$ cat flow/config.mk
export PLATFORM = sky130hd
export DESIGN_NAME = axis_uart_v1_0
export DESIGN_NICKNAME = axis_uart_v1_0
export VERILOG_FILES = /design/flow/design.v
export SDC_FILE = /design/flow/constraint.sdc
export NUM_CORES = 4
export LEC_CHECK = 0
export ABC_AREA = 1
export CAP_MARGIN = 20
export CORE_ASPECT_RATIO = 1.38
export CORE_MARGIN = 2
export CORE_UTILIZATION = 72
export CTS_CLUSTER_DIAMETER = 54
export SLEW_MARGIN = 20
$ cat flow/design.v
`timescale 1ns / 1ps
module uart_fifo #(
	parameter DATA_WIDTH = 8,
	parameter DATA_DEPTH = 8
)
(
	input wire aclk,
	input wire aresetn,
	input wire [DATA_WIDTH-1:0]s_axis_tdata,
	input wire s_axis_tvalid,
	output wire s_axis_tready,
	output wire [DATA_WIDTH-1:0]m_axis_tdata,
	output wire m_axis_tvalid,
	input wire m_axis_tready,
	output wire almost_empty,
	output wire almost_full
);
function integer clogb2;
    input [31:0]value;
    begin
        value = value - 1;
        for (clogb2 = 0; value > 0; clogb2 = clogb2 + 1) begin
            value = value >> 1;
        end
    end
endfunction
localparam RWIDTH = clogb2(DATA_DEPTH);
localparam CWIDTH = RWIDTH+1;
reg [DATA_WIDTH-1:0]data[DATA_DEPTH-1:0];
reg [RWIDTH-1:0]head;
reg [RWIDTH-1:0]tail;
reg [CWIDTH-1:0]count;
reg tready;
reg [DATA_WIDTH-1:0]tdata;
reg tvalid;
reg aempty;
reg afull;
wire wr_valid;
wire rd_valid;
integer i;
assign s_axis_tready = tready;
assign m_axis_tdata = tdata;
assign m_axis_tvalid = tvalid;
assign wr_valid = s_axis_tvalid & s_axis_tready;
assign rd_valid = m_axis_tvalid & m_axis_tready;
assign almost_empty = aempty;
assign almost_full = afull; 
always @(posedge aclk) begin
	if (aresetn == 1'b0) begin
		for (i = 0; i < DATA_DEPTH-1; i = i + 1) begin
			data[i] <= 0;
		end
		head <= 0;
		tail <= 0;
		count <= 0;
	end else begin
		case ({wr_valid,rd_valid})
		2'b00: begin
			head <= head;
			tail <= tail;
			count <= count;
		end
		2'b01: begin
			head <= head;
			tail <= tail + 1;
			count <= count - 1;
		end
		2'b10: begin
			data[head] <= s_axis_tdata;
			head <= head + 1;
			tail <= tail;
			count <= count + 1;
		end
		2'b11: begin
			data[head] <= s_axis_tdata;
			head <= head + 1;
			tail <= tail + 1;
			count <= count;
		end
		endcase
	end
end
always @(*) begin
	if (aresetn == 1'b0) begin
		tready <= 1'b0;
		tdata <= 0;
		tvalid <= 1'b0;
	end else begin
		tready <= (count < DATA_DEPTH) ? 1'b1 : 1'b0;
		tdata <= data[tail];
		tvalid <= (count > 0) ? 1'b1 : 1'b0;
	end
end
always @(*) begin
	if (aresetn == 1'b0) begin
		aempty <= 1'b0;
		afull <= 1'b0;
	end else begin
		aempty <= (count <= 1) ? 1'b1 : 1'b0;
		afull <= (count >= (DATA_DEPTH - 1)) ? 1'b1 : 1'b0;
	end
end
endmodule
`timescale 1ns / 1ps
module uart_prescaler
(
	input wire clk,
	input wire rst,
	input wire en,
	input wire [15:0]div,
	output wire stb,
	output wire half
);
reg [15:0]cnt;
reg stb_out;
reg half_out;
assign stb = stb_out;
assign half = half_out;
always @(posedge clk) begin
	if (rst == 1'b1) begin
		cnt <= 0;
	end else begin
		if (en == 1'b1) begin
			if (cnt == (div - 1)) begin
				cnt <= 0;
			end else begin
				cnt <= cnt + 1;
			end 
		end else begin
			cnt <= 0;
		end
	end
end
always @(*) begin
	if (rst == 1'b1) begin
		stb_out <= 1'b0;
	end else begin
		stb_out <= (cnt == (div - 1)) ? 1'b1 : 1'b0;
	end
end
always @(*) begin
	if (rst == 1'b1) begin
		half_out <= 1'b0;
	end else begin
		half_out <= (cnt == ({1'b0,div[15:1]} - 1)) ? 1'b1 : 1'b0;
	end
end
endmodule
`timescale 1ns / 1ps
module uart_rx #(
	parameter BAUD_PRESCALER = 12,	
	parameter PARITY = 0,
	parameter BYTE_SIZE = 8,
	parameter STOP_BITS = 0,
	parameter FIFO_DEPTH = 16
)
(
	input wire aclk,
	input wire aresetn,
	input wire [23:0]s_axis_config_tdata,
	input wire s_axis_config_tvalid,
	output wire s_axis_config_tready,
	output wire [15:0]m_axis_tdata,
	output wire [0:0]m_axis_tuser,
	output wire m_axis_tvalid,
	input wire m_axis_tready,
	input wire rxd,
	output wire rtsn
);
localparam STATE_IDLE = 0;
localparam STATE_START = 1;
localparam STATE_BYTE = 2;
localparam STATE_PAR = 3;
localparam STATE_STOP = 4;
localparam STATE_END = 5;
localparam PARITY_NONE = 3'd0;
localparam PARITY_EVEN = 3'd1;
localparam PARITY_ODD = 3'd2;
localparam PARITY_MARK = 3'd3;
localparam PARITY_SPACE = 3'd4;
localparam STOP_BITS_ONE = 1'd0;
localparam STOP_BITS_TWO = 1'd1;
reg [3:0]state;
reg [15:0]prescaler;
reg [2:0]parity;
reg [3:0]byte_size;
reg [0:0]stop_bits;
reg pre_en;
wire pre_stb;
wire pre_half;
reg [15:0]s_data;
reg s_valid;
wire s_ready;
reg [15:0]rx_data;
reg rx_par;
reg rx_par_rcv;
reg [7:0]byte_cnt;
reg [15:0]bit_cnt;
reg bit_rec;
reg parity_error;
wire afull;
(* IOB = "TRUE" *) reg rxd_in;
(* IOB = "TRUE" *) reg rtsn_out;
wire rx_fall;
wire rx_rise;
assign s_axis_config_tready = (state == STATE_IDLE) ? 1'b1 : 1'b0;
assign rtsn = rtsn_out;
always @(posedge aclk) begin
	if (aresetn == 1'b0) begin
		prescaler <= BAUD_PRESCALER;
		parity <= PARITY;
		byte_size <= BYTE_SIZE;
		stop_bits <= STOP_BITS;
	end else begin
		if ((s_axis_config_tvalid == 1'b1) && (s_axis_config_tready == 1'b1)) begin
			prescaler <= s_axis_config_tdata[15:0];
			parity <= s_axis_config_tdata[18:16];
			byte_size <= s_axis_config_tdata[22:19];
			stop_bits <= s_axis_config_tdata[23];
		end
	end
end
always @(posedge aclk) begin
	if (aresetn == 1'b0) begin
		rxd_in <= 1'b0;
		rtsn_out <= 1'b1;
	end else begin
		rxd_in <= rxd;
		rtsn_out <= (afull) ? 1'b1 : 1'b0;
	end
end
always @(posedge aclk) begin
	if (aresetn == 1'b0) begin
		bit_cnt <= 0;
	end else begin
		if (state != STATE_IDLE) begin
			if (pre_stb == 1'b1) begin
				bit_cnt <= 0;
			end else begin
				bit_cnt <= bit_cnt + rxd_in;
			end
		end else begin
			bit_cnt <= 0;
		end
	end
end
always @(*) begin
	if (aresetn == 1'b0) begin
		bit_rec <= 1'b0;
	end else begin
		bit_rec <= (bit_cnt >= {1'b0,prescaler[15:1]}) ? 1'b1 : 1'b0;
	end
end
always @(posedge aclk) begin
	if (aresetn == 1'b0) begin
		pre_en <= 1'b0;
		s_data <= 0;
		s_valid <= 1'b0;
		rx_data <= 0;
		byte_cnt <= 0;
		rx_par_rcv <= 1'b0;
		state <= STATE_IDLE;
	end else begin
		case (state)
		STATE_IDLE: begin
			if (rx_fall == 1'b1) begin
				pre_en <= 1'b1;
				state <= STATE_START;
			end else begin
				pre_en <= 1'b0;
			end
		end
		STATE_START: begin
			if (pre_stb == 1'b1) begin
				if (bit_rec == 1'b0) begin
					byte_cnt <= 0;
					rx_data <= 0;
					state <= STATE_BYTE;
				end else begin
					state <= STATE_IDLE;
				end
			end
		end
		STATE_BYTE: begin
			if (pre_stb == 1'b1) begin
				rx_data[byte_cnt] <= bit_rec;
				if (byte_cnt == (byte_size - 1)) begin
					if (parity == PARITY_NONE) begin
						state <= STATE_STOP;
					end else begin
						state <= STATE_PAR;
					end
				end else begin
					byte_cnt <= byte_cnt + 1;
				end
			end
		end
		STATE_PAR: begin
			if (pre_stb == 1'b1) begin
				rx_par_rcv <= bit_rec;
				state <= STATE_STOP;
			end
		end
		STATE_STOP: begin
			if (pre_half == 1'b1) begin
				state <= STATE_END;
			end
		end
		STATE_END: begin
			if (s_valid == 1'b0) begin
				s_valid <= 1'b1;
				s_data <= rx_data;
				if (rx_par != rx_par_rcv) begin
					parity_error <= 1'b1;
				end else begin
					parity_error <= 1'b0;
				end
			end else begin
				s_valid <= 1'b0;
				if (s_ready == 1'b1) begin
				end else begin
				end
				state <= STATE_IDLE;
			end
			pre_en <= 1'b0;
		end
		endcase
	end
end
always @(posedge aclk) begin
	if (aresetn == 1'b0) begin
		rx_par <= 1'b0;
	end else begin
		case (state)
		STATE_BYTE: begin
			if (pre_stb == 1'b1) begin
				case (parity)
				PARITY_EVEN: rx_par <= rx_par + bit_rec;
				PARITY_ODD: rx_par <= rx_par + bit_rec;
				default: rx_par <= rx_par;
				endcase
			end
		end
		STATE_PAR: begin
			rx_par <= rx_par;
		end
		STATE_STOP: begin
			rx_par <= rx_par;
		end
		default: begin
			case (parity)
			PARITY_EVEN: rx_par <= 1'b0;
			PARITY_ODD: rx_par <= 1'b1;
			PARITY_MARK: rx_par <= 1'b1;
			PARITY_SPACE: rx_par <= 1'b0;
			endcase
		end
		endcase
	end
end
uart_fifo #(
	.DATA_WIDTH(16+1),
	.DATA_DEPTH(FIFO_DEPTH)
) fifo_sync_inst (
	.aclk(aclk),
	.aresetn(aresetn),
	.s_axis_tdata({parity_error,s_data}),
	.s_axis_tvalid(s_valid),
	.s_axis_tready(s_ready),
	.m_axis_tdata({m_axis_tuser,m_axis_tdata}),
	.m_axis_tvalid(m_axis_tvalid),
	.m_axis_tready(m_axis_tready),
	.almost_full(afull)
);
uart_prescaler prescaler_inst (
	.clk(aclk),
	.rst(~aresetn),
	.en(pre_en),
	.div(prescaler),	
	.stb(pre_stb),
	.half(pre_half)
);
edge_detect #(
	.ZERO_DELAY("TRUE")
) edge_detect_inst (
	.clk(aclk),
	.sig(rxd_in),
	.fall(rx_fall),
	.rise(rx_rise)
);
endmodule
module edge_detect #(
	parameter ZERO_DELAY = "FALSE"
)
(
	input wire clk,
	input wire sig,
	output wire fall,
	output wire rise
);
reg [1:0]sig_ff;
reg fall_out;
reg rise_out;
assign fall = fall_out;
assign rise = rise_out;
always @(posedge clk) begin
	sig_ff[0] <= sig;
	sig_ff[1] <= sig_ff[0];
end
generate if (ZERO_DELAY == "FALSE") begin
	always @(posedge clk) begin
		if (sig_ff[0] & ~sig_ff[1]) begin
			rise_out <= 1'b1;
		end else begin
			rise_out <= 1'b0;
		end
		if (~sig_ff[0] & sig_ff[1]) begin
			fall_out <= 1'b1;
		end else begin
			fall_out <= 1'b0;
		end
	end
end else begin
	always @(sig, sig_ff[0]) begin
		rise_out <= sig & ~sig_ff[0];
		fall_out <= ~sig & sig_ff[0];
	end
end endgenerate
endmodule
`timescale 1ns / 1ps
module uart_tx #(
	parameter BAUD_PRESCALER = 12,
	parameter PARITY = 0,
	parameter BYTE_SIZE = 8,
	parameter STOP_BITS = 0,
	parameter FIFO_DEPTH = 16
)
(
	input wire aclk,
	input wire aresetn,
	input wire [23:0]s_axis_config_tdata,
	input wire s_axis_config_tvalid,
	output wire s_axis_config_tready,
	input wire [15:0]s_axis_tdata,
	input wire s_axis_tvalid,
	output wire s_axis_tready,
	output wire txd,
	input wire ctsn 
);
localparam PARITY_NONE = 3'd0;
localparam PARITY_EVEN = 3'd1;
localparam PARITY_ODD = 3'd2;
localparam PARITY_MARK = 3'd3;
localparam PARITY_SPACE = 3'd4;
localparam STOP_BITS_ONE = 1'd0;
localparam STOP_BITS_TWO = 1'd1;
localparam STATE_IDLE = 0;
localparam STATE_START = 1;
localparam STATE_BYTE = 2;
localparam STATE_PAR = 3;
localparam STATE_STOP = 4;
localparam STATE_END = 5;
reg [3:0]state;
reg [15:0]prescaler;
reg [2:0]parity;
reg [3:0]byte_size;
reg [0:0]stop_bits;
wire [15:0]m_data;
wire m_valid;
reg m_ready;
reg [15:0]counter;
reg pre_en;
wire pre_stb;
reg [15:0]tx_data;
reg tx_par;
(* IOB = "TRUE" *) reg txd_out;
assign txd = txd_out;
assign s_axis_config_tready = (state == STATE_IDLE) ? 1'b1 : 1'b0;
always @(posedge aclk) begin
	if (aresetn == 1'b0) begin
		prescaler <= BAUD_PRESCALER;
		parity <= PARITY;
		byte_size <= BYTE_SIZE;
		stop_bits <= STOP_BITS;
	end else begin
		if ((s_axis_config_tvalid == 1'b1) && (s_axis_config_tready == 1'b1)) begin
			prescaler <= s_axis_config_tdata[15:0];
			parity <= s_axis_config_tdata[18:16];
			byte_size <= s_axis_config_tdata[22:19];
			stop_bits <= s_axis_config_tdata[23];
		end
	end
end
always @(posedge aclk) begin
	if (aresetn <= 1'b0) begin
		txd_out <= 1'b0;
	end else begin
		case (state)
		STATE_IDLE: begin
			txd_out <= 1'b1;
		end
		STATE_START: begin
			txd_out <= 1'b0;
		end
		STATE_BYTE: begin
			txd_out <= tx_data[0];
		end
		STATE_PAR: begin
			txd_out <= tx_par;
		end
		STATE_STOP: begin
			txd_out <= 1'b1;
		end
		STATE_END: begin
			txd_out <= 1'b1;
		end
		default: begin
			txd_out <= 1'b1;
		end
		endcase
	end
end
always @(posedge aclk) begin
	if (aresetn == 1'b0) begin
		pre_en <= 1'b0;
		m_ready <= 1'b0;
		tx_data <= 0;
		counter <= 0;
		state <= STATE_IDLE;
	end else begin
		case (state)
		STATE_IDLE: begin
			if (m_ready == 1'b0) begin
				if (ctsn == 1'b0) begin
					m_ready <= 1'b1;
				end
			end else begin
				if (m_valid == 1'b1) begin
					m_ready <= 1'b0;
					tx_data <= m_data;
					counter <= 0;
					pre_en <= 1'b1;
					state <= STATE_START;
				end
			end
		end
		STATE_START: begin
			if (pre_stb == 1'b1) begin
				state <= STATE_BYTE;
			end
		end
		STATE_BYTE: begin
			if (pre_stb == 1'b1) begin
				tx_data[14:0] <= tx_data[15:1];
				if (counter == (byte_size - 1)) begin
					counter <= 0;
					if (parity == PARITY_NONE) begin
						state <= STATE_STOP;
					end else begin
						state <= STATE_PAR;
					end
				end else begin
					counter <= counter + 1;
				end
			end
		end
		STATE_PAR: begin
			if (pre_stb == 1'b1) begin
				state <= STATE_STOP;
			end
		end
		STATE_STOP: begin
			if (pre_stb == 1'b1) begin
				case (stop_bits)
				STOP_BITS_ONE: begin
					state <= STATE_END;
				end
				STOP_BITS_TWO: begin
					if (counter == 1) begin
						counter <= 0;
						state <= STATE_END;
					end else begin
						counter <= counter + 1;
					end
				end
				endcase
			end
		end
		STATE_END: begin
			if (m_ready == 1'b0) begin
				pre_en <= 1'b0;
				m_ready <= 1'b1;
			end else begin
				m_ready <= 1'b0;
				if (m_valid == 1'b1) begin
					tx_data <= m_data;
					pre_en <= 1'b1;
					state <= STATE_START;
				end else begin
					state <= STATE_IDLE;
				end
			end
		end
		default: begin
			state <= STATE_IDLE;
		end		
		endcase
	end
end
always @(posedge aclk) begin
	if (aresetn == 1'b0) begin
		tx_par <= 1'b0;
	end else begin
		case (state)
		STATE_BYTE: begin
			if (pre_stb == 1'b1) begin
				case (parity)
				PARITY_EVEN: tx_par <= tx_par + tx_data[0];
				PARITY_ODD: tx_par <= tx_par + tx_data[0];
				default: tx_par <= tx_par;
				endcase
			end
		end
		STATE_PAR: begin
			tx_par <= tx_par;
		end
		default: begin
			case (parity)
			PARITY_EVEN: tx_par <= 1'b0;
			PARITY_ODD: tx_par <= 1'b1;
			PARITY_MARK: tx_par <= 1'b1;
			PARITY_SPACE: tx_par <= 1'b0;
			endcase
		end
		endcase
	end
end
uart_fifo #(
	.DATA_WIDTH(16),
	.DATA_DEPTH(FIFO_DEPTH)
) fifo_sync_inst (
	.aclk(aclk),
	.aresetn(aresetn),
	.s_axis_tdata(s_axis_tdata),
	.s_axis_tvalid(s_axis_tvalid),
	.s_axis_tready(s_axis_tready),
	.m_axis_tdata(m_data),
	.m_axis_tvalid(m_valid),
	.m_axis_tready(m_ready)
);
uart_prescaler prescaler_inst (
	.clk(aclk),
	.rst(~aresetn),
	.en(pre_en),
	.div(prescaler),	
	.stb(pre_stb)
);
endmodule
`timescale 1ns / 1ps
module axis_uart_v1_0 #(
	parameter integer BAUD_PRESCALER = 10,	 
	parameter integer PARITY = 0, 			 
	parameter integer BYTE_SIZE = 8, 		 
	parameter integer STOP_BITS = 0, 		 
	parameter integer FIFO_DEPTH = 16,		 
	parameter integer FLOW_CONTROL = 1,		 
	parameter integer DYNAMIC_CONFIG = 1	 
)
(
	input wire aclk,
	input wire aresetn,
	input wire [23:0]s_axis_config_tdata,	 
	input wire s_axis_config_tvalid,
	output wire s_axis_config_tready,
	input wire [15:0]s_axis_tdata,
	input wire s_axis_tvalid,
	output wire s_axis_tready,
	output wire [15:0]m_axis_tdata,
	output wire m_axis_tuser,				 
	output wire m_axis_tvalid,
	input wire m_axis_tready,
	output wire tx,
	input wire rx,
	output wire rts,						 
	input wire cts							 
);
wire s_axis_config_tx_tready;
wire s_axis_config_rx_tready;
assign s_axis_config_tready = (DYNAMIC_CONFIG) ? s_axis_config_tx_tready & s_axis_config_rx_tready : 1'b0;
uart_tx #(
	.BAUD_PRESCALER(BAUD_PRESCALER),
	.PARITY(PARITY),
	.BYTE_SIZE(BYTE_SIZE),
	.STOP_BITS(STOP_BITS),
	.FIFO_DEPTH(FIFO_DEPTH)
) uart_tx_inst (
	.aclk(aclk),
	.aresetn(aresetn),
	.s_axis_config_tdata(s_axis_config_tdata),
	.s_axis_config_tvalid((DYNAMIC_CONFIG) ? (s_axis_config_tvalid & s_axis_config_rx_tready) : 1'b0),
	.s_axis_config_tready(s_axis_config_tx_tready),
	.s_axis_tdata(s_axis_tdata),
	.s_axis_tvalid(s_axis_tvalid),
	.s_axis_tready(s_axis_tready),
	.txd(tx),
	.ctsn(FLOW_CONTROL ? cts : 1'b0)
);
uart_rx #(
	.BAUD_PRESCALER(BAUD_PRESCALER),
	.PARITY(PARITY),
	.BYTE_SIZE(BYTE_SIZE),
	.STOP_BITS(STOP_BITS),
	.FIFO_DEPTH(FIFO_DEPTH)
) uart_rx_inst (
	.aclk(aclk),
	.aresetn(aresetn),
	.s_axis_config_tdata(s_axis_config_tdata),
	.s_axis_config_tvalid((DYNAMIC_CONFIG) ? (s_axis_config_tvalid & s_axis_config_tx_tready) : 1'b0),
	.s_axis_config_tready(s_axis_config_rx_tready),
	.m_axis_tdata(m_axis_tdata),
	.m_axis_tuser(m_axis_tuser),
	.m_axis_tvalid(m_axis_tvalid),
	.m_axis_tready(m_axis_tready),
	.rxd(rx),
	.rtsn(rts)
);
endmodule
$ cat flow/run.sh
#!/bin/bash
# the make line also repeats each setting of config.mk as NAME=value (left out here)
make -C /OpenROAD-flow-scripts/flow DESIGN_CONFIG=/design/flow/config.mk WORK_HOME=/design/flow/orfs CLKGATE_MAP_FILE= finish
$ cat flow/constraint.sdc
create_clock -name core_clock -period 3.22 [get_ports {aclk}]
set_input_delay 0.6440 -clock core_clock [delete_from_list [all_inputs] [get_ports {aclk}]]
set_output_delay 0.6440 -clock core_clock [all_outputs]
set_load 0.01 [all_outputs]
==> flow_summary.ini, run 1 <==
; implementation run metrics
[critical_path]
worst_path_max_delay_cell = o211ai_1
critical_path_cell_count = 8
critical_path_arrival_ns = 2.76
reg2regPathDepth = 16
critical_path.n_buffers_inverters = 4
crit_path_cell_trace = clkinv_8 > buf_12 > buf_16 > nor2_4 > o22ai_1 > o211ai_1 > a21oi_1 > clkbuf_2
worst_setup_path_end_kind = output port
critical_path_peak_fanout = 34
crit_end = m_axis_tdata[12]
regToRegEndpoint = uart_tx_inst.tx_data[0]
worst_flop_to_flop_path_startpoint = uart_tx_inst.prescaler[0]
timing_worst_setup_path_type = reg -> out
slowest_delay_ns = 0.72
gate_family_responsible_for_the_most_delay_along_the_worst_path = AND-OR/OR-AND gates
timing.reg2reg.setup_slack_ns = 0.26
start_kind = register
cp_data_required_time_ns = 2.58

[run_status]
outcome = finished with violations
failed_layout_checks = negative setup slack

[clock_tree]
root_buffer = clkbuf_16
cts_hold_buf = 0
numCtsBuffers = 71
clock_insertion_delay_worst_skew_ns = 0.65
cts_tree = yes
cts-root-to-sink-buffers = 3
tritoncts_num_sinks = 750
cts.htree.levels = 3
cts.clk_slew.worst_paths_ns = 0.07

[yosys]
ys_sh_xor_pct = 1.97
ys_async_sr_fraction_pct = 0
numSynthFlops = 750
yosysUniqueCellTypes = 50
seq_area_frac_synth_pct = 57.4
synth.logic.top_family = simple AND/OR/NAND/NOR gates
postSynthCellCount = 3916
yosysTopAreaCellShare_pct = 44.9
yosys.area.top_type = edfxtp_1
ys.warnings.count = 16
yosys_area_sq_um = 35400
avgSynthCellArea_sq_um = 9.03
synthMostInstantiatedCell = nor2_1
commonest_flop = edfxtp_1
mappedNetlistNets = 4019
netlist_area_before_placement_sq_um = 35400
number_of_flops_mapped_to_enable_cells_by_yosys = 529
yosys_cells = 3916
topCellsByArea = edfxtp_1 45%, dfxtp_1 13%, nor2_1 11%
synth.area.mux_share_pct = 0.396
synthSimpleGateAreaFrac_pct = 21.0
post_synth_fa_ha_maj_area_fraction_pct = 2.02
post_synth_most_frequent_cells = 996 x nor2_1, 529 x edfxtp_1, 504 x nand2_1
ys_sh_aoi_pct = 11.8

[routing]
drcViolationCount = 0
avgViaCountPerCell = 6.48
drt_wl_total_um = 102000
dr_total_vias = 29979
drtAntennaViolNets = 0
antenna_diode_count = 0
routed_wire_length_per_instance_um = 22.1
drt-initial-drc-count = 3637
drt_pre_antenna_iters = 7

[final_layout]
layout.core_utilization_pct = 82.1
finalInstanceArea_sq_um = 39900
area_delta_synth_final_pct = 12.8
total_nets_final = 4045

[power]
seqPwrFrac_pct = 43.8
power.share.clock_pct = 31.6
share_comb_of_total_power_pct = 24.6
top_power_group = sequential cells
internal_power_uw = 17500
powerClk_uw = 8220
comb_power_uw = 6380
netSwitchingFraction_pct = 32.5
p_leak_uw = 0.0152
max_vdd_drop_v = 0.000578
power.density_cell_area_nw_per_um2 = 651
switchingPower_uw = 8440
powerSeq_uw = 11400

[place]
globalplace.congestion = 0.950
pre_cts_slack_ns = 0.00471
detailed_place.area_sq_um = 37100
dp.final_hpwl_um = 64300
port_buffers = 68

[final_timing]
final.setup.tns_ns = -0.325
final_period_minus_worst_setup_slack_ns = 3.41
fin_hold_ws_ns = 0.324
slew_worst_pin_ns = 1.05
maxSlewViolCount = 0
hold_violations = 0
final_worst_path_cycle_share_pct = 106
rsz0062_at_grt = true
setup_violations = 5
slew_headroom_pct = 30.0
fmaxAchievable_mhz = 293
post-route-worst-setup-slack_ns = -0.188
clock_skew_ns = 0.0270

[floorplan]
chipWidth_um = 193
chip_area_sq_um = 50900
io_pins = 69
rows = 95
initCoreUtil_pct = 72.7
core_region_area_sq_um = 48600
chipHeight_um = 264

[worst_hold_path]
startpoint_of_the_tightest_hold_check_path = aresetn
holdPathStages = 3
class_of_the_tightest_hold_or_removal_check = in -> reg
min_to = uart_rx_inst.rxd_in

[global_route]
grt_first_pass_wirelength_um = 155000
first_global_vias = 28874
antenna_found_initial = 1
grt.overflow.total = 0
grt_max_degree = 129
groute.usage.overall_pct = 40.1

[run]
stage_log_warnings = 49
maxcap_violations = 0
[final cells by class]
class                      count  area [sq um]
sequential                   750         20300
multi-input combinational   2676         13500
fill                        2876          8710
clock buffer                 105          2080
timing repair buffer         184          2010
inverter                     259           995
tap                          630           788
clock inverter                24           179
[routing by layer]
metal | global-route usage (%) | vias to the layer above | share of wire (%)
li1 | - | 13382 | -
met1 | 47.6 | 14086 | 34
met2 | 66.8 | 2036 | 49
met3 | 7.52 | 473 | 10
met4 | 25.4 | 2 | 6.8
met5 | 0 | - | 0.0088
[metrics by stage]
step                      instances  total power [uW]
after global routing           4628             26900
after floorplan                3916             15200
final                          4628             26000
after global placement         4488             17000
after detailed placement       4488             17200
after CTS                      4624             25600
[timing repair]
item                                    4_1_cts  5_1_grt
gates resized                                70       79
buffers inserted                              2        4
gates cloned                                  5        1
pin swaps                                    17       20
endpoints found under the setup margin       17       22
==> inputs of run 2 (changes only) <==
Settings changed: CORE_ASPECT_RATIO 1.38 to not set, CTS_CLUSTER_DIAMETER 54 to 48, HOLD_SLACK_MARGIN set to 0.29.
==> flow_summary.ini, run 2 <==
; implementation run metrics
[run_status]
outcome = finished with violations
failed_layout_checks = negative setup slack

[routing]
drtAntennaViolNets = 0
routed_wire_length_per_instance_um = 20.6
drcViolationCount = 0
drt_wl_total_um = 97000
drt_pre_antenna_iters = 8
avgViaCountPerCell = 6.32
antenna_diode_count = 0
drt-initial-drc-count = 4087
dr_total_vias = 29739

[yosys]
postSynthCellCount = 3916
mappedNetlistNets = 4019
yosysUniqueCellTypes = 50
topCellsByArea = edfxtp_1 45%, dfxtp_1 13%, nor2_1 11%
avgSynthCellArea_sq_um = 9.03
synth.logic.top_family = simple AND/OR/NAND/NOR gates
yosys_cells = 3916
netlist_area_before_placement_sq_um = 35400
synth.area.mux_share_pct = 0.396
yosys_area_sq_um = 35400
seq_area_frac_synth_pct = 57.4
number_of_flops_mapped_to_enable_cells_by_yosys = 529
post_synth_most_frequent_cells = 996 x nor2_1, 529 x edfxtp_1, 504 x nand2_1
synthMostInstantiatedCell = nor2_1
synthSimpleGateAreaFrac_pct = 21.0
commonest_flop = edfxtp_1
ys_async_sr_fraction_pct = 0
post_synth_fa_ha_maj_area_fraction_pct = 2.02
yosysTopAreaCellShare_pct = 44.9
ys_sh_aoi_pct = 11.8
numSynthFlops = 750
ys_sh_xor_pct = 1.97
yosys.area.top_type = edfxtp_1
ys.warnings.count = 16

[final_timing]
rsz0062_at_grt = true
fin_hold_ws_ns = 0.425
final_period_minus_worst_setup_slack_ns = 3.38
post-route-worst-setup-slack_ns = -0.162
fmaxAchievable_mhz = 296
slew_headroom_pct = 37.1
final_worst_path_cycle_share_pct = 105
maxSlewViolCount = 0
slew_worst_pin_ns = 0.943
setup_violations = 2
clock_skew_ns = 0.0263
hold_violations = 0

[power]
switchingPower_uw = 8300
comb_power_uw = 5910
power.total_uw = 26800
share_comb_of_total_power_pct = 22.1
p_leak_uw = 0.0154
powerSeq_uw = 11400
top_power_group = sequential cells
max_vdd_drop_v = 0.000739
internal_power_uw = 18500
power.density_cell_area_nw_per_um2 = 667
seqPwrFrac_pct = 42.6
powerClk_uw = 9460
power.share.clock_pct = 35.4
netSwitchingFraction_pct = 31.0

[critical_path]
crit_end = m_axis_tdata[10]
timing.reg2reg.setup_slack_ns = 0.28
reg2regPathDepth = 16
start_kind = register
critical_path_cell_count = 7
slowest_delay_ns = 0.56
critical_path_arrival_ns = 2.74
critical_path.n_buffers_inverters = 3
gate_family_responsible_for_the_most_delay_along_the_worst_path = buffers and inverters
critical_path_peak_fanout = 23
worst_path_max_delay_cell = clkdlybuf4s50_1
cp_data_required_time_ns = 2.58
timing_worst_setup_path_type = reg -> out
regToRegEndpoint = uart_rx_inst.byte_cnt[1]
crit_path_cell_trace = buf_4 > buf_16 > o21ai_0 > o221ai_1 > nand3_1 > a21oi_2 > clkdlybuf4s50_1
worst_setup_path_end_kind = output port
worst_flop_to_flop_path_startpoint = uart_rx_inst.prescaler[2]

[floorplan]
chipWidth_um = 226
io_pins = 69
rows = 81
initCoreUtil_pct = 72.5
chipHeight_um = 226
chip_area_sq_um = 50900
core_region_area_sq_um = 48700

[final_layout]
total_nets_final = 4075
area_delta_synth_final_pct = 13.5
finalInstanceArea_sq_um = 40100

[worst_hold_path]
min_to = uart_rx_inst.edge_detect_inst.sig_ff[0]
startpoint_of_the_tightest_hold_check_path = uart_rx_inst.rxd_in
class_of_the_tightest_hold_or_removal_check = reg -> reg
holdPathStages = 0

[run]
stage_log_warnings = 49
maxcap_violations = 0

[place]
detailed_place.area_sq_um = 37100
dp.final_hpwl_um = 61500
port_buffers = 68
globalplace.congestion = 0.923

[global_route]
grt_first_pass_wirelength_um = 151000
groute.usage.overall_pct = 38.3
grt_max_degree = 129
grt.overflow.total = 0
first_global_vias = 28614
antenna_found_initial = 1

[clock_tree]
root_buffer = clkbuf_16
numCtsBuffers = 80
cts.clk_slew.worst_paths_ns = 0.06
cts_tree = yes
cts-root-to-sink-buffers = 3
cts_hold_buf = 0
tritoncts_num_sinks = 750
clock_insertion_delay_worst_skew_ns = 0.64
cts.htree.levels = 3
-- run 2: timing repair --
action | 4_1_cts | 5_1_grt
hold endpoints to repair | 0 | 0
setup buffers | 7 | 1
setup endpoints to repair | 17 | 19
pin swaps | 11 | 11
cloned | 5 | 0
resized | 35 | 25
-- run 2: layout make-up --
cell class	count	area, sq um
clock inverter	45	528
fill	2891	8620
multi-input combinational	2676	13300
tap	664	831
inverter	259	982
clock buffer	103	2190
sequential	750	20300
timing repair buffer	205	1990
-- run 2: per-layer routing --
metal  wire length [um]  global-route usage [%]
met1              35400                    48.7
met2              46500                    63.4
met3              10200                    6.67
met4               4830                    20.1
met5                  0                       0
-- run 2: metrics by stage --
step | setup WS [ns] | utilization [%] | instances | TNS, ns
after floorplan | -0.174 | - | 3916 | -49.44
after global placement | 0.137 | 76.1 | 4541 | 0
after detailed placement | 0.103 | 76.1 | 4541 | 0
after CTS | -0.165 | 82.2 | 4701 | -0.580
after global routing | -0.155 | 82.3 | 4702 | -0.155
final | -0.162 | 82.3 | 4702 | -0.179
==> inputs of run 3 (changes only) <==
Settings changed: ABC_AREA 1 to not set, CORE_UTILIZATION 72 to 68, CTS_CLUSTER_DIAMETER 48 to 395, HOLD_SLACK_MARGIN 0.29 to not set, PLACE_DENSITY set to 0.4.
Clock period 3.22 ns to 5.37 ns, I/O delays scaled along.
==> flow_summary.ini, run 3 <==
; implementation run metrics
[final_timing]
hold_violations = 0
fmaxAchievable_mhz = 212
setup_violations = 0
maxSlewViolCount = 0
slew_worst_pin_ns = 1.16
slew_headroom_pct = 22.2
final.setup.tns_ns = 0
post-route-worst-setup-slack_ns = 0.645
rsz0062_at_grt = false
final_worst_path_cycle_share_pct = 88.0
final_period_minus_worst_setup_slack_ns = 4.72
clock_skew_ns = 0.0154

[routing]
drt-initial-drc-count = 2189
drcViolationCount = 0
avgViaCountPerCell = 6.21
drt_pre_antenna_iters = 6
antenna_diode_count = 0
drt_wl_total_um = 81700
routed_wire_length_per_instance_um = 22.2
dr_total_vias = 22792
drtAntennaViolNets = 0

[critical_path]
gate_family_responsible_for_the_most_delay_along_the_worst_path = multiplexers
critical_path.n_buffers_inverters = 2
critical_path_peak_fanout = 35
crit_path_cell_trace = buf_12 > mux4_2 > mux4_2 > and2_1 > clkdlybuf4s50_1
critical_path_arrival_ns = 3.65
cpMostUsedCell = mux4_2
timing_worst_setup_path_type = reg -> out
worst_setup_path_end_kind = output port
slowest_delay_ns = 0.81
cp_data_required_time_ns = 4.30
regToRegEndpoint = uart_tx_inst.tx_data[2]
worst_flop_to_flop_path_startpoint = uart_tx_inst.prescaler[0]
timing.reg2reg.setup_slack_ns = 1.38
crit_end = m_axis_tdata[5]
reg2regPathDepth = 10
critical_path_cell_count = 5
worst_path_max_delay_cell = dfxtp_4
start_kind = register

[power]
comb_power_uw = 2630
power.share.clock_pct = 35.8
switchingPower_uw = 4010
powerClk_uw = 5320
seqPwrFrac_pct = 46.5
internal_power_uw = 10800
netSwitchingFraction_pct = 27.0
power.density_cell_area_nw_per_um2 = 375
max_vdd_drop_v = 0.000290
p_leak_uw = 0.0140
share_comb_of_total_power_pct = 17.7
powerSeq_uw = 6900
top_power_group = sequential cells

[yosys]
yosysUniqueCellTypes = 86
yosysTopAreaCellShare_pct = 44.3
synth.area.mux_share_pct = 11.1
ys_async_sr_fraction_pct = 0
post_synth_fa_ha_maj_area_fraction_pct = 2.00
mappedNetlistNets = 3021
numSynthFlops = 750
yosys_cells = 2918
yosys_area_sq_um = 35900
seq_area_frac_synth_pct = 56.6
number_of_flops_mapped_to_enable_cells_by_yosys = 529
ys.warnings.count = 16
post_synth_most_frequent_cells = 529 x edfxtp_1, 526 x and2_1, 221 x dfxtp_1
synthSimpleGateAreaFrac_pct = 18.0
synthMostInstantiatedCell = edfxtp_1
avgSynthCellArea_sq_um = 12.3
topCellsByArea = edfxtp_1 44%, dfxtp_1 12%, mux4_2 10%
commonest_flop = edfxtp_1
yosys.area.top_type = edfxtp_1
ys_sh_aoi_pct = 5.97
synth.logic.top_family = simple AND/OR/NAND/NOR gates
netlist_area_before_placement_sq_um = 35900
ys_sh_xor_pct = 3.33
postSynthCellCount = 2918

[clock_tree]
cts.htree.levels = 3
cts-root-to-sink-buffers = 3
cts.clk_slew.worst_paths_ns = 0.06
root_buffer = clkbuf_16
cts_hold_buf = 0
tritoncts_num_sinks = 750
cts-resized-gates = 0
postCtsSetupBuffers = 0
clock_insertion_delay_worst_skew_ns = 0.63
cts_tree = yes
numCtsBuffers = 78

[place]
pre_cts_slack_ns = 0.926
globalplace.congestion = 0.879
port_buffers = 68
dp.final_hpwl_um = 54600

[global_route]
antenna_found_initial = 0
first_global_vias = 22696
groute.usage.overall_pct = 30.7
grt.overflow.total = 0
grt_first_pass_wirelength_um = 128000
grt_max_degree = 84

[run]
stage_log_warnings = 44
maxcap_violations = 0

[worst_hold_path]
holdPathStages = 0
min_to = uart_rx_inst.edge_detect_inst.sig_ff[0]
class_of_the_tightest_hold_or_removal_check = reg -> reg
startpoint_of_the_tightest_hold_check_path = uart_rx_inst.rxd_in

[final_layout]
area_delta_synth_final_pct = 10.4
total_nets_final = 3022
layout.core_utilization_pct = 75.7

[floorplan]
io_pins = 69
rows = 84
core_region_area_sq_um = 52300
chipWidth_um = 234
chip_area_sq_um = 54600
chipHeight_um = 234
initCoreUtil_pct = 68.5

[run_status]
outcome = finished clean
-- run 3: through the flow --
step / cells / power, uW / instance area (sq um) / hold WS, ns
after floorplan: 2918 / 8900 / 35900 / 0.356
after global placement: 3523 / 9560 / 37000 / 0.412
after detailed placement: 3526 / 9650 / 37000 / 0.406
after CTS: 3671 / 14900 / 39600 / 0.430
after global routing: 3672 / 15400 / 39600 / 0.441
final: 3672 / 14900 / 39600 / 0.430
-- run 3: layer usage --
layer  part of all wire, %  vias up  track usage [%]
li1                      -    10540                -
met5                     0        -                0
met2                    51      745             52.5
met3                   6.0      157             4.47
met1                    40    11350             40.8
met4                   2.7        0             9.69
-- run 3: area by class of cell --
class                   count  area [sq um]
clock buffers              99          2150
clock inverters            46           373
fillers                  3354         12700
inverters                  71           269
multi-input cells        1896         14500
flip-flops and latches    750         20300
well taps                 688           861
repair buffers            122          1100
==> inputs of run 4 (changes only) <==
Settings changed: CORE_UTILIZATION 68 to 58, CTS_CLUSTER_DIAMETER 395 to not set, PLACE_DENSITY 0.4 to not set, SETUP_SLACK_MARGIN set to -0.61, TNS_END_PERCENT set to 85.
Clock period 5.37 ns to 8.0 ns, I/O delays scaled along.
==> flow_summary.ini, run 4 <==
; implementation run metrics
[final_layout]
area_delta_synth_final_pct = 10.8
finalInstanceArea_sq_um = 39700
total_nets_final = 3019
number_of_fillers_in_the_final_layout = 4607

[power]
powerSeq_uw = 4640
top_power_group = sequential cells
comb_power_uw = 1770
powerClk_uw = 3680
power.density_cell_area_nw_per_um2 = 254
internal_power_uw = 7350
netSwitchingFraction_pct = 27.2
seqPwrFrac_pct = 46.0
share_comb_of_total_power_pct = 17.6
power.share.clock_pct = 36.5
switchingPower_uw = 2750
p_leak_uw = 0.0141
max_vdd_drop_v = 0.000182

[clock_tree]
cts.clk_slew.worst_paths_ns = 0.06
cts-resized-gates = 0
numCtsBuffers = 78
clock_insertion_delay_worst_skew_ns = 0.64
postCtsSetupBuffers = 0
cts_tree = yes
cts.htree.levels = 3
root_buffer = clkbuf_16
cts_hold_buf = 0
cts-root-to-sink-buffers = 3
tritoncts_num_sinks = 750

[yosys]
synth.logic.top_family = simple AND/OR/NAND/NOR gates
ys.warnings.count = 16
synthMostInstantiatedCell = edfxtp_1
topCellsByArea = edfxtp_1 44%, dfxtp_1 12%, mux4_2 10%
numSynthFlops = 750
avgSynthCellArea_sq_um = 12.3
post_synth_most_frequent_cells = 529 x edfxtp_1, 526 x and2_1, 221 x dfxtp_1
post_synth_fa_ha_maj_area_fraction_pct = 2.00
mappedNetlistNets = 3021
yosys_cells = 2918
synth.area.mux_share_pct = 11.1
ys_sh_aoi_pct = 5.97
commonest_flop = edfxtp_1
ys_sh_xor_pct = 3.33
seq_area_frac_synth_pct = 56.6
number_of_flops_mapped_to_enable_cells_by_yosys = 529
synthSimpleGateAreaFrac_pct = 18.0
postSynthCellCount = 2918
yosys_area_sq_um = 35900
yosysUniqueCellTypes = 86
netlist_area_before_placement_sq_um = 35900
yosysTopAreaCellShare_pct = 44.3
ys_async_sr_fraction_pct = 0
yosys.area.top_type = edfxtp_1

[routing]
drt-initial-drc-count = 1763
avgViaCountPerCell = 5.99
drcViolationCount = 0
drtAntennaViolNets = 0
drt_wl_total_um = 83800
dr_total_vias = 22573
drt_pre_antenna_iters = 5
routed_wire_length_per_instance_um = 22.2
antenna_diode_count = 0

[critical_path]
reg2regPathDepth = 9
critical_path_cell_count = 5
timing.reg2reg.setup_slack_ns = 3.88
regToRegEndpoint = uart_tx_inst.tx_data[0]
critical_path_peak_fanout = 44
cp_data_required_time_ns = 6.40
worst_flop_to_flop_path_startpoint = uart_tx_inst.prescaler[0]
worst_setup_path_end_kind = output port
start_kind = register
critical_path_arrival_ns = 3.94
critical_path.n_buffers_inverters = 2
crit_end = m_axis_tdata[0]
gate_family_responsible_for_the_most_delay_along_the_worst_path = multiplexers
cpMostUsedCell = mux4_2
worst_path_max_delay_cell = dfxtp_4
crit_path_cell_trace = buf_4 > mux4_2 > mux4_2 > and2_1 > clkdlybuf4s50_1
slowest_delay_ns = 0.91
timing_worst_setup_path_type = reg -> out

[place]
detailed_place.area_sq_um = 37100
port_buffers = 68
globalplace.congestion = 0.849
dp.final_hpwl_um = 56100

[floorplan]
initCoreUtil_pct = 58.5
core_region_area_sq_um = 61400
chip_area_sq_um = 63900
io_pins = 69
chipWidth_um = 253
rows = 91
chipHeight_um = 253

[run]
maxcap_violations = 0
stage_log_warnings = 44

[final_timing]
fmaxAchievable_mhz = 180
slew_worst_pin_ns = 1.08
final.setup.tns_ns = 0
final_worst_path_cycle_share_pct = 69.3
maxSlewViolCount = 0
final_period_minus_worst_setup_slack_ns = 5.54
clock_skew_ns = 0.0262
rsz0062_at_grt = false
hold_violations = 0
slew_headroom_pct = 27.9
fin_hold_ws_ns = 0.407
setup_violations = 0

[global_route]
grt.overflow.total = 0
grt_max_degree = 69
groute.usage.overall_pct = 26.8
first_global_vias = 22564
antenna_found_initial = 3
grt_first_pass_wirelength_um = 130000

[run_status]
outcome = finished clean

[worst_hold_path]
holdPathStages = 0
startpoint_of_the_tightest_hold_check_path = uart_rx_inst.rxd_in
min_to = uart_rx_inst.edge_detect_inst.sig_ff[0]
class_of_the_tightest_hold_or_removal_check = reg -> reg
==> run 4: final cells by class <==
class	count	area [sq um]	share of cell area [%]
Timing Repair Buffer	119	1060	2.67
Clock buffer	107	2130	5.37
Tap cell	790	988	2.49
Sequential cell	750	20300	51.1
Inverter	71	269	0.677
Clock inverter	38	438	1.10
Multi-Input combinational cell	1896	14500	36.6
==> run 4: layer usage <==
metal / share of wire [%] / wire length, um / vias to the layer above / track usage [%]
met3: 5.6 / 4660 / 155 / 4.56
li1: - / - / 10525 / -
met1: 42 / 35400 / 11245 / 35.7
met5: 0.025 / 21 / - / 0
met2: 49 / 41200 / 644 / 45.0
met4: 3.1 / 2580 / 4 / 8.88
==> run 4: through the flow <==
stage	cells	utilization (%)	total power [uW]	setup slack, ns
floorplan	2918	-	5980	3.30
global placement	3626	60.5	6460	2.65
detailed placement	3626	60.5	6500	2.48
CTS	3771	64.7	10200	2.31
global route	3771	64.8	10500	2.18
finish	3771	64.8	10100	2.46
==> inputs of run 5 (changes only) <==
Settings changed: CAP_MARGIN 20 to 0, CORE_MARGIN 2 to 8, CORE_UTILIZATION 58 to 49, CTS_CLUSTER_DIAMETER set to 351, GPL_TIMING_DRIVEN set to 1, PLACE_DENSITY_LB_ADDON set to 0.26, SETUP_SLACK_MARGIN -0.61 to 0.59, TNS_END_PERCENT 85 to 30.
Clock period 8.0 ns to 4.65 ns, I/O delays scaled along.
==> flow_summary.ini, run 5 <==
; implementation run metrics
[global_route]
grt_util_met2_pct = 35.5
use_met1_pct = 26.9
grt_most_used_layer = met2
grt_max_degree = 69
first_global_vias = 22994
grt.overflow.total = 0
use_met3_pct = 3.14
antenna_found_initial = 0
groute.usage.overall_pct = 20.6
grt_first_pass_wirelength_um = 134000

[worst_hold_path]
startpoint_of_the_tightest_hold_check_path = uart_rx_inst.rxd_in
holdPathStages = 0
min_to = uart_rx_inst.edge_detect_inst.sig_ff[0]
class_of_the_tightest_hold_or_removal_check = reg -> reg

[final_timing]
fmaxAchievable_mhz = 251
fin_hold_ws_ns = 0.438
final_worst_path_cycle_share_pct = 85.6
slew_headroom_pct = 25.6
final_period_minus_worst_setup_slack_ns = 3.98
maxSlewViolCount = 0
rsz0062_at_grt = true
slew_worst_pin_ns = 1.11
final.setup.tns_ns = 0
setup_violations = 0
clock_skew_ns = 0.0289
hold_violations = 0

[critical_path]
worst_path_max_delay_cell = mux4_2
worst_setup_path_end_kind = output port
timing.reg2reg.setup_slack_ns = 0.78
critical_path_cell_count = 5
crit_end = m_axis_tdata[5]
cp_data_required_time_ns = 3.72
gate_family_responsible_for_the_most_delay_along_the_worst_path = multiplexers
reg2regPathDepth = 10
worst_flop_to_flop_path_startpoint = uart_rx_inst.prescaler[2]
timing_worst_setup_path_type = reg -> out
critical_path_arrival_ns = 3.05
regToRegEndpoint = uart_rx_inst.byte_cnt[6]
critical_path_peak_fanout = 28
start_kind = register
slowest_delay_ns = 0.58
crit_path_cell_trace = buf_12 > mux4_2 > mux4_2 > and2_1 > clkdlybuf4s50_1
cpMostUsedCell = mux4_2
critical_path.n_buffers_inverters = 2

[clock_tree]
cts_tree = yes
numCtsBuffers = 81
cts_hold_buf = 0
cts.htree.levels = 3
cts-root-to-sink-buffers = 3
cts.clk_slew.worst_paths_ns = 0.06
root_buffer = clkbuf_16
clock_insertion_delay_worst_skew_ns = 0.63
tritoncts_num_sinks = 750

[final_layout]
finalNonFillerCells = 3980
area_delta_synth_final_pct = 12.5
total_nets_final = 3062

[routing]
drt-initial-drc-count = 1889
antenna_diode_count = 0
routed_wire_length_per_instance_um = 21.4
avgViaCountPerCell = 5.76
drt_pre_antenna_iters = 5
drcViolationCount = 0
dr_total_vias = 22907
drtAntennaViolNets = 0
drt_wl_total_um = 85200

[power]
power.density_cell_area_nw_per_um2 = 435
internal_power_uw = 12800
p_leak_uw = 0.0143
powerClk_uw = 6420
seqPwrFrac_pct = 45.1
max_vdd_drop_v = 0.000293
top_power_group = sequential cells
power.share.clock_pct = 36.6
switchingPower_uw = 4740
comb_power_uw = 3210
powerSeq_uw = 7900
share_comb_of_total_power_pct = 18.3
netSwitchingFraction_pct = 27.0

[yosys]
avgSynthCellArea_sq_um = 12.3
synthMostInstantiatedCell = edfxtp_1
synthSimpleGateAreaFrac_pct = 18.0
yosys_area_sq_um = 35900
numSynthFlops = 750
topCellsByArea = edfxtp_1 44%, dfxtp_1 12%, mux4_2 10%
yosysTopAreaCellShare_pct = 44.3
yosys_cells = 2918
yosysUniqueCellTypes = 86
netlist_area_before_placement_sq_um = 35900
commonest_flop = edfxtp_1
ys.warnings.count = 16
seq_area_frac_synth_pct = 56.6
postSynthCellCount = 2918
post_synth_fa_ha_maj_area_fraction_pct = 2.00
synth.area.mux_share_pct = 11.1
number_of_flops_mapped_to_enable_cells_by_yosys = 529
ys_async_sr_fraction_pct = 0
synth.logic.top_family = simple AND/OR/NAND/NOR gates
ys_sh_xor_pct = 3.33
post_synth_most_frequent_cells = 529 x edfxtp_1, 526 x and2_1, 221 x dfxtp_1
ys_sh_aoi_pct = 5.97
mappedNetlistNets = 3021
yosys.area.top_type = edfxtp_1

[floorplan]
initCoreUtil_pct = 49.3
chip_area_sq_um = 82100
chipHeight_um = 287
core_region_area_sq_um = 72700
io_pins = 69
rows = 99
chipWidth_um = 287

[place]
port_buffers = 68
globalplace.congestion = 0.872
dp.final_hpwl_um = 57100
dpl.cell_count = 3832

[run_status]
outcome = finished clean

[run]
stage_log_warnings = 43
maxcap_violations = 0
[run 5: routing by layer]
layer  vias up  wire length [um]
met3       122              5170
met4         0              1870
met1     11469             35400
li1      10616                 -
met2       700             42800
met5         -                 0
[run 5: repair_timing]
action / 4_1_cts / 5_1_grt
resized: 0 / 1
setup buffers: 3 / 0
endpoints found under the setup margin: 16 / 22
cloned: 0 / 0
[run 5: final cells by class]
cell class / instances / area [sq um]
Clock buffer: 108 / 2260
Clock inverter: 37 / 385
Fill cell: 5869 / 32400
Inverter: 71 / 269
Multi-Input combinational cell: 1896 / 14500
Sequential cell: 750 / 20300
Tap cell: 959 / 1200
Timing Repair Buffer: 159 / 1410
[run 5: metrics by stage]
| step | setup WS (ns) | cell area, sq um | total power, uW | util, % |
|---|---|---|---|---|
| final | 0.671 | 40300 | 17500 | 55.5 |
| after detailed placement | 0.629 | 37600 | 11200 | 51.8 |
| after floorplan | 0.619 | 35900 | 10300 | - |
| after global routing | 0.559 | 40300 | 18300 | 55.5 |
| after global placement | 0.646 | 37600 | 11100 | 51.8 |
| after CTS | 0.603 | 40300 | 17700 | 55.5 |
==> inputs of run 6 (changes only) <==
Settings changed: CAP_MARGIN 0 to 20, CORE_MARGIN 8 to 2, CORE_UTILIZATION 49 to 40, CTS_CLUSTER_DIAMETER 351 to not set, GPL_TIMING_DRIVEN 1 to not set, PLACE_DENSITY_LB_ADDON 0.26 to not set, SETUP_SLACK_MARGIN 0.59 to 0.81, TNS_END_PERCENT 30 to not set.
Clock period 4.65 ns to 5.79 ns, I/O delays scaled along.
==> flow_summary.ini, run 6 <==
; implementation run metrics
[critical_path]
critical_path_peak_fanout = 39
critical_path_arrival_ns = 3.62
crit_end = m_axis_tdata[3]
worst_path_max_delay_cell = dfxtp_2
regToRegEndpoint = uart_rx_inst.byte_cnt[6]
crit_path_cell_trace = buf_12 > mux4_2 > mux4_2 > and2_1 > clkdlybuf4s50_1
timing_worst_setup_path_type = reg -> out
gate_family_responsible_for_the_most_delay_along_the_worst_path = flip-flops
timing.reg2reg.setup_slack_ns = 1.93
worst_flop_to_flop_path_startpoint = uart_rx_inst.prescaler[1]
critical_path_cell_count = 5
cpMostUsedCell = mux4_2
reg2regPathDepth = 10
critical_path.n_buffers_inverters = 2
worst_setup_path_end_kind = output port
start_kind = register
cp_data_required_time_ns = 4.63
slowest_delay_ns = 0.95

[yosys]
avgSynthCellArea_sq_um = 12.3
commonest_flop = edfxtp_1
ys_sh_aoi_pct = 5.97
yosysTopAreaCellShare_pct = 44.3
synthMostInstantiatedCell = edfxtp_1
netlist_area_before_placement_sq_um = 35900
synth.logic.top_family = simple AND/OR/NAND/NOR gates
synthSimpleGateAreaFrac_pct = 18.0
ys_async_sr_fraction_pct = 0
synth.area.mux_share_pct = 11.1
ys_sh_xor_pct = 3.33
postSynthCellCount = 2918
mappedNetlistNets = 3021
yosys_cells = 2918
topCellsByArea = edfxtp_1 44%, dfxtp_1 12%, mux4_2 10%
post_synth_fa_ha_maj_area_fraction_pct = 2.00
yosys.area.top_type = edfxtp_1
post_synth_most_frequent_cells = 529 x edfxtp_1, 526 x and2_1, 221 x dfxtp_1
yosysUniqueCellTypes = 86
seq_area_frac_synth_pct = 56.6
numSynthFlops = 750
number_of_flops_mapped_to_enable_cells_by_yosys = 529
yosys_area_sq_um = 35900
ys.warnings.count = 16

[clock_tree]
clock_insertion_delay_worst_skew_ns = 0.66
cts.htree.levels = 3
root_buffer = clkbuf_16
cts.clk_slew.worst_paths_ns = 0.06
tritoncts_num_sinks = 750
numCtsBuffers = 83
cts-resized-gates = 0
cts_tree = yes
cts-root-to-sink-buffers = 3

[floorplan]
chip_area_sq_um = 92100
core_region_area_sq_um = 88600
chipWidth_um = 303
chipHeight_um = 303
rows = 109
initCoreUtil_pct = 40.5
io_pins = 69

[worst_hold_path]
startpoint_of_the_tightest_hold_check_path = uart_rx_inst.rxd_in
min_to = uart_rx_inst.edge_detect_inst.sig_ff[0]
class_of_the_tightest_hold_or_removal_check = reg -> reg
holdPathStages = 0

[power]
power.density_cell_area_nw_per_um2 = 350
power.total_uw = 14200
max_vdd_drop_v = 0.000230
internal_power_uw = 10200
powerSeq_uw = 6420
switchingPower_uw = 3940
netSwitchingFraction_pct = 27.8
share_comb_of_total_power_pct = 17.8
powerClk_uw = 5220
p_leak_uw = 0.0141
seqPwrFrac_pct = 45.3
comb_power_uw = 2530
top_power_group = sequential cells
power.share.clock_pct = 36.9

[global_route]
groute.usage.overall_pct = 19.1
grt_first_pass_wirelength_um = 135000
grt.overflow.total = 0
first_global_vias = 22961
grt_max_degree = 130
antenna_found_initial = 4

[routing]
drt_pre_antenna_iters = 6
dr_total_vias = 22613
drcViolationCount = 0
avgViaCountPerCell = 5.45
drt-initial-drc-count = 1782
drtAntennaViolNets = 0
routed_wire_length_per_instance_um = 20.9
drt_wl_total_um = 86800

[final_timing]
slew_headroom_pct = 27.5
clock_skew_ns = 0.0384
maxSlewViolCount = 0
fmaxAchievable_mhz = 209
setup_violations = 0
final_period_minus_worst_setup_slack_ns = 4.78
rsz0062_at_grt = false
slew_worst_pin_ns = 1.09
hold_violations = 0
final_worst_path_cycle_share_pct = 82.5
final.setup.tns_ns = 0

[place]
dp.final_hpwl_um = 57500
globalplace.congestion = 0.843
port_buffers = 68

[final_layout]
area_delta_synth_final_pct = 12.7
total_nets_final = 3020
number_of_fillers_in_the_final_layout = 7944

[run_status]
outcome = finished clean

[run]
maxcap_violations = 0
stage_log_warnings = 45
[run 6: per-stage QoR]
step | cell area, sq um | instances | hold slack, ns | utilization, % | setup WS, ns
after global routing | 40400 | 4148 | 0.457 | 45.6 | 0.872
after CTS | 40400 | 4147 | 0.445 | 45.5 | 0.903
after floorplan | 35900 | 2918 | 0.356 | - | 1.53
final | 40400 | 4149 | 0.449 | 45.6 | 1.01
after detailed placement | 37700 | 3996 | 0.438 | 42.5 | 1.36
after global placement | 37600 | 3994 | 0.439 | 42.4 | 1.48
[run 6: layout make-up]
cell class / count / area (sq um) / share of cell area (%)
Sequential cell: 750 / 20300 / 50.3
Multi-Input combinational cell: 1896 / 14600 / 36.1
Clock buffer: 104 / 2220 / 5.48
Tap cell: 1165 / 1460 / 3.61
Timing Repair Buffer: 115 / 1090 / 2.71
Clock inverter: 46 / 487 / 1.20
Inverter: 71 / 269 / 0.665
Antenna cell: 2 / 5.00 / 0.0124
[run 6: timing repair]
action / 4_1_cts / 5_1_grt
hold endpoints to repair: 0 / 0
endpoints found under the setup margin: 3 / 0
hold buffers: 0 / 0
setup buffers: 1 / 0
[run 6: per-layer routing]
layer / vias up / global-route usage [%] / part of all wire [%]
li1: 10543 / - / -
met5: - / 0 / 0
met2: 572 / 31.8 / 48
met3: 134 / 3.01 / 4.7
met4: 0 / 5.21 / 2.5
met1: 11364 / 26.0 / 45
==> inputs of run 7 (changes only) <==
Settings changed: CELL_PAD_IN_SITES_DETAIL_PLACEMENT set to 1, CORE_ASPECT_RATIO set to 1.38, CORE_UTILIZATION 40 to 24, CTS_CLUSTER_DIAMETER set to 302, GPL_TIMING_DRIVEN set to 1, PLACE_DENSITY_LB_ADDON set to 0.2, SETUP_SLACK_MARGIN 0.81 to 1.22, SLEW_MARGIN 20 to 15.
Clock period 5.79 ns to 5.58 ns, I/O delays scaled along.
==> flow_summary.ini, run 7 <==
; implementation run metrics
[power]
power.share.clock_pct = 37.9
share_comb_of_total_power_pct = 18.9
comb_power_uw = 2880
powerSeq_uw = 6590
power.total_uw = 15200
top_power_group = sequential cells
seqPwrFrac_pct = 43.2
power.density_cell_area_nw_per_um2 = 364
switchingPower_uw = 4340
max_vdd_drop_v = 0.000179
netSwitchingFraction_pct = 28.5
internal_power_uw = 10900
powerClk_uw = 5770
p_leak_uw = 0.0145

[routing]
drcViolationCount = 0
drt-initial-drc-count = 1058
drt_wl_total_um = 102000
avgViaCountPerCell = 4.55
drt_pre_antenna_iters = 4
dr_total_vias = 22602
drtAntennaViolNets = 0
routed_wire_length_per_instance_um = 20.6

[floorplan]
rows = 166
initCoreUtil_pct = 24.2
chipHeight_um = 458
chip_area_sq_um = 153000
core_region_area_sq_um = 148000
chipWidth_um = 333
io_pins = 69

[clock_tree]
cts_tree = yes
cts_hold_buf = 0
root_buffer = clkbuf_16
numCtsBuffers = 84
clock_insertion_delay_worst_skew_ns = 0.70
cts.htree.levels = 3
tritoncts_num_sinks = 750
cts.clk_slew.worst_paths_ns = 0.06
cts-root-to-sink-buffers = 3

[yosys]
yosys_cells = 2918
synthSimpleGateAreaFrac_pct = 18.0
topCellsByArea = edfxtp_1 44%, dfxtp_1 12%, mux4_2 10%
mappedNetlistNets = 3021
number_of_flops_mapped_to_enable_cells_by_yosys = 529
yosysUniqueCellTypes = 86
synth.area.mux_share_pct = 11.1
yosysTopAreaCellShare_pct = 44.3
numSynthFlops = 750
yosys_area_sq_um = 35900
synth.logic.top_family = simple AND/OR/NAND/NOR gates
yosys.area.top_type = edfxtp_1
post_synth_most_frequent_cells = 529 x edfxtp_1, 526 x and2_1, 221 x dfxtp_1
ys_sh_aoi_pct = 5.97
ys.warnings.count = 16
netlist_area_before_placement_sq_um = 35900
postSynthCellCount = 2918
ys_sh_xor_pct = 3.33
post_synth_fa_ha_maj_area_fraction_pct = 2.00
avgSynthCellArea_sq_um = 12.3
seq_area_frac_synth_pct = 56.6
ys_async_sr_fraction_pct = 0
synthMostInstantiatedCell = edfxtp_1
commonest_flop = edfxtp_1

[critical_path]
regToRegEndpoint = uart_rx_inst.byte_cnt[6]
critical_path_peak_fanout = 11
worst_path_max_delay_cell = mux4_2
slowest_delay_ns = 0.55
cp_data_required_time_ns = 4.46
reg2regPathDepth = 10
critical_path_cell_count = 6
cpMostUsedCell = mux4_2
start_kind = register
timing_worst_setup_path_type = reg -> out
critical_path.n_buffers_inverters = 3
gate_family_responsible_for_the_most_delay_along_the_worst_path = multiplexers
worst_setup_path_end_kind = output port
worst_flop_to_flop_path_startpoint = uart_rx_inst.prescaler[2]
crit_path_cell_trace = buf_4 > buf_16 > mux4_2 > mux4_2 > and2_1 > clkdlybuf4s50_1
timing.reg2reg.setup_slack_ns = 1.61
critical_path_arrival_ns = 3.14
crit_end = m_axis_tdata[0]

[worst_hold_path]
class_of_the_tightest_hold_or_removal_check = reg -> reg
min_to = uart_rx_inst.s_data[3]
holdPathStages = 2
startpoint_of_the_tightest_hold_check_path = uart_rx_inst.rx_data[3]

[final_timing]
slew_worst_pin_ns = 1.06
clock_skew_ns = 0.0350
setup_violations = 0
final_worst_path_cycle_share_pct = 76.3
maxSlewViolCount = 0
fmaxAchievable_mhz = 235
hold_violations = 0
final.setup.tns_ns = 0
slew_headroom_pct = 29.5
final_period_minus_worst_setup_slack_ns = 4.26
rsz0062_at_grt = false

[global_route]
groute.usage.overall_pct = 13.5
grt_most_used_layer = met2
use_met3_pct = 1.87
grt.overflow.total = 0
antenna_found_initial = 5
grt_max_degree = 68
grt_first_pass_wirelength_um = 157000
first_global_vias = 24673
grt_util_met2_pct = 25.4
use_met1_pct = 15.6

[final_layout]
finalInstanceArea_sq_um = 41900
area_delta_synth_final_pct = 16.8
number_of_fillers_in_the_final_layout = 16244
total_nets_final = 3070

[place]
globalplace.congestion = 0.745
detailed_place.area_sq_um = 38800
port_buffers = 68
dp.final_hpwl_um = 69800

[run_status]
outcome = finished clean

[run]
maxcap_violations = 0
stage_log_warnings = 42
==> run 7: cell type report <==
type                    count  area (sq um)  share of cell area (%)
diodes                      1          2.50                 0.00597
multi-input cells        1896         14500                    34.7
flip-flops and latches    750         20300                    48.5
inverters                  71           269                   0.642
repair buffers            164          1530                    3.65
clock buffers             114          2310                    5.52
clock inverters            44           517                    1.23
well taps                1932          2420                    5.77
==> run 7: routing by layer <==
metal	part of all wire [%]	wire length [um]
met5	0.031	32
met4	2.4	2440
met3	2.8	2850
met2	53	54600
met1	41	42500
==> run 7: stage by stage <==
step	hold WS [ns]	instances	setup WS, ns	utilization (%)
global placement	0.444	4799	1.18	26.2
finish	0.454	4972	1.32	28.3
global route	0.490	4971	1.22	28.3
floorplan	0.356	2918	1.36	-
CTS	0.464	4965	1.22	28.2
detailed placement	0.452	4799	1.05	26.2
==> run 7: repair_timing <==
item | in CTS | in global routing
cloned | 0 | 1
resized | 1 | 2
setup buffers | 8 | 2
endpoints found under the setup margin | 17 | 10
==> inputs of run 8 (changes only) <==
Settings changed: CELL_PAD_IN_SITES_DETAIL_PLACEMENT 1 to not set, CORE_ASPECT_RATIO 1.38 to not set, CORE_UTILIZATION 24 to 57, CTS_CLUSTER_DIAMETER 302 to not set, GPL_TIMING_DRIVEN 1 to not set, PLACE_DENSITY_LB_ADDON 0.2 to not set, SETUP_SLACK_MARGIN 1.22 to 1.07, SLEW_MARGIN 15 to 20, TNS_END_PERCENT set to 5.
Clock period 5.58 ns to 8.0 ns, I/O delays scaled along.
==> flow_summary.ini, run 8 <==
; implementation run metrics
[final_layout]
number_of_fillers_in_the_final_layout = 4688
total_nets_final = 3027
layout.core_utilization_pct = 64.7
ff_latch_area_sq_um = 20300
area_delta_synth_final_pct = 11.7
multiInputGateArea_sq_um = 14500

[critical_path]
worst_path_max_delay_cell = dfxtp_4
slowest_delay_ns = 0.95
regToRegEndpoint = uart_tx_inst.tx_data[0]
timing.reg2reg.setup_slack_ns = 3.83
cpMostUsedCell = mux4_2
reg2regPathDepth = 9
start_kind = register
critical_path_arrival_ns = 3.95
critical_path_peak_fanout = 42
worst_flop_to_flop_path_startpoint = uart_tx_inst.prescaler[0]
crit_path_cell_trace = buf_4 > mux4_2 > mux4_2 > and2_1 > clkdlybuf4s50_1
gate_family_responsible_for_the_most_delay_along_the_worst_path = multiplexers
critical_path.n_buffers_inverters = 2
crit_end = m_axis_tdata[3]
worst_setup_path_end_kind = output port
timing_worst_setup_path_type = reg -> out
cp_data_required_time_ns = 6.40
critical_path_cell_count = 5

[yosys]
yosys_area_sq_um = 35900
topCellsByArea = edfxtp_1 44%, dfxtp_1 12%, mux4_2 10%
netlist_area_before_placement_sq_um = 35900
commonest_flop = edfxtp_1
yosys_cells = 2918
ys_async_sr_fraction_pct = 0
numSynthFlops = 750
synthSimpleGateAreaFrac_pct = 18.0
yosys.area.top_type = edfxtp_1
synth.area.mux_share_pct = 11.1
ys.warnings.count = 16
post_synth_most_frequent_cells = 529 x edfxtp_1, 526 x and2_1, 221 x dfxtp_1
synthMostInstantiatedCell = edfxtp_1
mappedNetlistNets = 3021
number_of_flops_mapped_to_enable_cells_by_yosys = 529
ys_sh_xor_pct = 3.33
synth.logic.top_family = simple AND/OR/NAND/NOR gates
postSynthCellCount = 2918
yosysUniqueCellTypes = 86
yosysTopAreaCellShare_pct = 44.3
avgSynthCellArea_sq_um = 12.3
ys_sh_aoi_pct = 5.97
seq_area_frac_synth_pct = 56.6
post_synth_fa_ha_maj_area_fraction_pct = 2.00

[clock_tree]
root_buffer = clkbuf_16
cts_tree = yes
clock_insertion_delay_worst_skew_ns = 0.63
cts_hold_buf = 0
cts.htree.levels = 3
cts-root-to-sink-buffers = 3
cts.clk_slew.worst_paths_ns = 0.06
postCtsSetupBuffers = 0
cts-resized-gates = 0
tritoncts_num_sinks = 750
numCtsBuffers = 81

[floorplan]
chip_area_sq_um = 65000
io_pins = 69
rows = 91
chipWidth_um = 255
chipHeight_um = 255
initCoreUtil_pct = 57.9
core_region_area_sq_um = 61900

[final_timing]
rsz0062_at_grt = false
slew_worst_pin_ns = 1.07
maxSlewViolCount = 0
setup_violations = 0
fmaxAchievable_mhz = 180
final_period_minus_worst_setup_slack_ns = 5.55
final.setup.tns_ns = 0
post-route-worst-setup-slack_ns = 2.45
hold_violations = 0
final_worst_path_cycle_share_pct = 69.4
slew_headroom_pct = 28.6
clock_skew_ns = 0.0197

[routing]
drcViolationCount = 0
drt_wl_total_um = 84600
routed_wire_length_per_instance_um = 22.1
drt-initial-drc-count = 2116
drt_pre_antenna_iters = 6
dr_total_vias = 22674
avgViaCountPerCell = 5.92
drtAntennaViolNets = 0

[power]
powerSeq_uw = 4650
p_leak_uw = 0.0142
top_power_group = sequential cells
seqPwrFrac_pct = 45.1
switchingPower_uw = 2790
power.total_uw = 10300
power.share.clock_pct = 37.7
powerClk_uw = 3890
power.density_cell_area_nw_per_um2 = 257
netSwitchingFraction_pct = 27.1
max_vdd_drop_v = 0.000226
comb_power_uw = 1770
internal_power_uw = 7520
share_comb_of_total_power_pct = 17.2

[global_route]
antenna_found_initial = 3
grt_max_degree = 65
use_met1_pct = 36.5
grt_most_used_layer = met2
grt.overflow.total = 0
groute.usage.overall_pct = 26.6
grt_util_met2_pct = 44.9
first_global_vias = 22241
grt_first_pass_wirelength_um = 131000
use_met3_pct = 4.06

[run]
maxcap_violations = 0
stage_log_warnings = 44

[worst_hold_path]
min_to = uart_rx_inst.edge_detect_inst.sig_ff[0]
startpoint_of_the_tightest_hold_check_path = uart_rx_inst.rxd_in
holdPathStages = 0
class_of_the_tightest_hold_or_removal_check = reg -> reg

[place]
globalplace.congestion = 0.854
dp.final_hpwl_um = 56500
port_buffers = 68
pre_cts_slack_ns = 2.91

[run_status]
outcome = finished clean
## run 8: final cells by class
type / instances / area share [%]
Antenna cell: 1 / 0.00624
Clock buffer: 102 / 5.45
Clock inverter: 50 / 1.51
Inverter: 71 / 0.671
Multi-Input combinational cell: 1896 / 36.3
Sequential cell: 750 / 50.7
Tap cell: 837 / 2.61
Timing Repair Buffer: 124 / 2.76
## run 8: per-stage QoR
stage               std cells  hold slack [ns]  area, sq um
floorplan                2918            0.356        35900
global placement         3676            0.409        37200
detailed placement       3678            0.399        37200
CTS                      3830            0.411        40000
global route             3831            0.425        40100
finish                   3831            0.411        40100
## run 8: per-layer routing
metal,wire [um],vias to the layer above
li1,-,10541
met1,36100,11404
met2,42000,611
met3,4720,118
met4,1760,0
met5,0,-
Power and IR drop assume default switching activity.
